== run 1 ==
==> flow/design.v (excerpt) <==
module RNG(
    input               CLK,
    input               RST,
    input               RND_IN,
    output reg [7:0]    OUT,
    output reg          WE,
    input               FULL
);
For scale: roughly 6200 cells after synthesis, roughly 13 I/O pins, ~67000 um^2 of cells after synthesis.
Settings: LEC_CHECK=0, ABC_AREA=1, CAP_MARGIN=20, CELL_PAD_IN_SITES_DETAIL_PLACEMENT=1, CELL_PAD_IN_SITES_GLOBAL_PLACEMENT=1, CORE_ASPECT_RATIO=1.59, CORE_MARGIN=2, CORE_UTILIZATION=50, CTS_CLUSTER_DIAMETER=94, CTS_CLUSTER_SIZE=26, GPL_TIMING_DRIVEN=1, MAX_ROUTING_LAYER=met5, PLACE_DENSITY_LB_ADDON=0.07, SLEW_MARGIN=0, TNS_END_PERCENT=15; clock period 2.42 ns.
run.sh (not shown) runs the stock make flow with config.mk's settings and CLKGATE_MAP_FILE=.
diff inputs: run 1 => run 2
# run 1
export LEC_CHECK = 0
export ABC_AREA = 1
export CAP_MARGIN = 20
export CELL_PAD_IN_SITES_DETAIL_PLACEMENT = 1
export CELL_PAD_IN_SITES_GLOBAL_PLACEMENT = 1
export CORE_ASPECT_RATIO = 1.59
export CORE_MARGIN = 2
export CORE_UTILIZATION = 50
export CTS_CLUSTER_DIAMETER = 94
export CTS_CLUSTER_SIZE = 26
export GPL_TIMING_DRIVEN = 1
export MAX_ROUTING_LAYER = met5
export PLACE_DENSITY_LB_ADDON = 0.07
export SLEW_MARGIN = 0
export TNS_END_PERCENT = 15
create_clock -name core_clock -period 2.42 [get_ports {CLK}]
# run 2
export LEC_CHECK = 0
export CAP_MARGIN = 20
export CORE_MARGIN = 2
export CORE_UTILIZATION = 70
export SLEW_MARGIN = 20
create_clock -name core_clock -period 2.1 [get_ports {CLK}]
### Flow results
Run 2 finished all stages; however, its layout fails the closing checks, the failures being setup timing. Diff run 1 -> run 2 | wire length | down by a few percent. Run 2 ended up with i_cnt[15] as its start point of the critical path; run 1 ended up with i_cnt[0]. In run 2 the violation tally from detailed-route iteration zero turned out 2575 higher than in run 1. [compare] base=run 1 new=run 2: power consumed by combinational cells went down by 48%; netlist area before placement lower; half-perimeter wire length of the detailed placement result decreased by 7.9% relative to the old numbers. Run 2 ends up with a number of gates on the worst path with buffers counted that is 4 lower than in run 1. For run 1, the worst setup path endpoint was l2_2[52], unlike run 2, where it was l6_1[51].
The following lists how run 3 was set up differently from run 2:
# run 2
export LEC_CHECK = 0
export CAP_MARGIN = 20
export CORE_MARGIN = 2
export CORE_UTILIZATION = 70
export SLEW_MARGIN = 20
create_clock -name core_clock -period 2.1 [get_ports {CLK}]
# run 3
export LEC_CHECK = 0
export CAP_MARGIN = 20
export CORE_MARGIN = 2
export CORE_UTILIZATION = 40
export PLACE_DENSITY = 0.6
export SLEW_MARGIN = 20
create_clock -name core_clock -period 5.0 [get_ports {CLK}]
Results
- Run 3 reached the final stage; the timing, design-rule and antenna checks on its layout passed.
- Run 2 had finished all stages when the layout checks came back failing, citing setup timing.
- In run 3 relative to run 2, switching power total had gone down by more than half.
- Fraction of cell area in non-clock buffers: run 3 vs run 2 down 6.2 points
- Run 3: met1 routed wirelength after detailed routing is 9900 um higher than what run 2 reported.
- As of run 3, area of all placed cells without fillers had fallen by a few percent compared to run 2.
- Summary of the comparison: minimum period implied by the final worst setup slack is higher in run 3, relative to run 2.
- Sort run 2 and run 3 by count of placed standard cells including taps asc -> top: run 2
- Area taken by flip-flops and latches essentially unchanged between run 2 and run 3.
- On proportion of power drawn by the clock network: run 3 sits above run 2.
- in -> reg as the type of the worst min-delay path was reported by run 2, and reg -> reg by run 3.
- Changes observed in run 3 relative to run 2: cell resize tally after clock tree synthesis lower; multi-input logic portion of the cell area comparable.
- Capture point of the critical path: l7_1[51] -> run 3, l6_1[51] -> run 2
Setup changes, run 3 to run 4
# run 3
export LEC_CHECK = 0
export CAP_MARGIN = 20
export CORE_MARGIN = 2
export CORE_UTILIZATION = 40
export PLACE_DENSITY = 0.6
export SLEW_MARGIN = 20
create_clock -name core_clock -period 5.0 [get_ports {CLK}]
# run 4
export LEC_CHECK = 0
export CAP_MARGIN = 20
export CORE_MARGIN = 2
export CORE_UTILIZATION = 70
export SLEW_MARGIN = 20
create_clock -name core_clock -period 2.07 [get_ports {CLK}]
Completing all stages was not enough for run 4: its layout failed the final checks because of setup timing.
When run 4 is set beside run 3, its switching power turns out to be 0.0074 W larger.
The maximum resistive drop on vdd in run 4 sits 190% above the value recorded for run 3.
Side by side, count of clock buffers in the final design turned out lower in run 4 than in run 3.
Cell with the largest stage delay on the worst path = sky130_fd_sc_hd__or4_4: run 4; cell with the largest stage delay on the worst path = sky130_fd_sc_hd__or4_1: run 3
Of the two candidates, run 3 has the better design area and run 4 the worse one.
Summary of the comparison: die span in y is lower in run 4, relative to run 3.
The inputs of run 5 differ from those of run 4 as listed below.
# run 4
export LEC_CHECK = 0
export CAP_MARGIN = 20
export CORE_MARGIN = 2
export CORE_UTILIZATION = 70
export SLEW_MARGIN = 20
create_clock -name core_clock -period 2.07 [get_ports {CLK}]
# run 5
export LEC_CHECK = 0
export CAP_MARGIN = 20
export CORE_MARGIN = 2
export CORE_UTILIZATION = 40
export PLACE_DENSITY = 0.6
export SETUP_SLACK_MARGIN = 1.05
export SLEW_MARGIN = 20
create_clock -name core_clock -period 3.64 [get_ports {CLK}]
==> results <==
- Compared with run 4, run 5 shows a non-clock buffer count that is 241 lower.
- Starting density of the core was higher in the run labelled run 4.
- Detailed-routing wirelength on met1 was higher in the run labelled run 5.
- [run 5] floorplan die area rose 73000 um^2 relative to run 4
- Run 4 and run 5: one clean run, run 5; the rest did not finish clean.
- Utilization, run 4 and run 5: smaller value in run 5
- NOTE total met2 wirelength after detailed routing run 4->run 5 decreased by a little under 10%
- Taking run 4 as the reference, in run 5 clock-buffer cell count went up by 17; placer's final routability congestion estimate lost about 9%.
- Against run 4 as the reference, run 5 delivers a lower final wirelength.
- Between run 4 and run 5, number of cells on the worst reg-to-reg path is higher for run 5, run 4 comes in under that.
## Diff of input files: run 6 against run 5
# run 5
export LEC_CHECK = 0
export CAP_MARGIN = 20
export CORE_MARGIN = 2
export CORE_UTILIZATION = 40
export PLACE_DENSITY = 0.6
export SETUP_SLACK_MARGIN = 1.05
export SLEW_MARGIN = 20
create_clock -name core_clock -period 3.64 [get_ports {CLK}]
# run 6
export LEC_CHECK = 0
export CAP_MARGIN = 20
export CORE_MARGIN = 2
export CORE_UTILIZATION = 72
export CTS_CLUSTER_SIZE = 42
export SLEW_MARGIN = 20
create_clock -name core_clock -period 3.8 [get_ports {CLK}]
### Flow results
From run 5 to run 6 the numbers moved as follows: clock-buffer cell count went down by 22, area of the die dropped about 44%, global-route usage over all layers rose by 15 points, via count picked up an extra about 1.7%, final wirelength went down 4900 um. Net switching power (run 6 / run 5): 0.920. Any difference in multi-input gate share of total cell area between run 5 and run 6 is small enough to ignore. Flip-flop count: run 5 vs run 6 identical.
Power figures rest on the tool's default switching activity, not on a simulated workload.
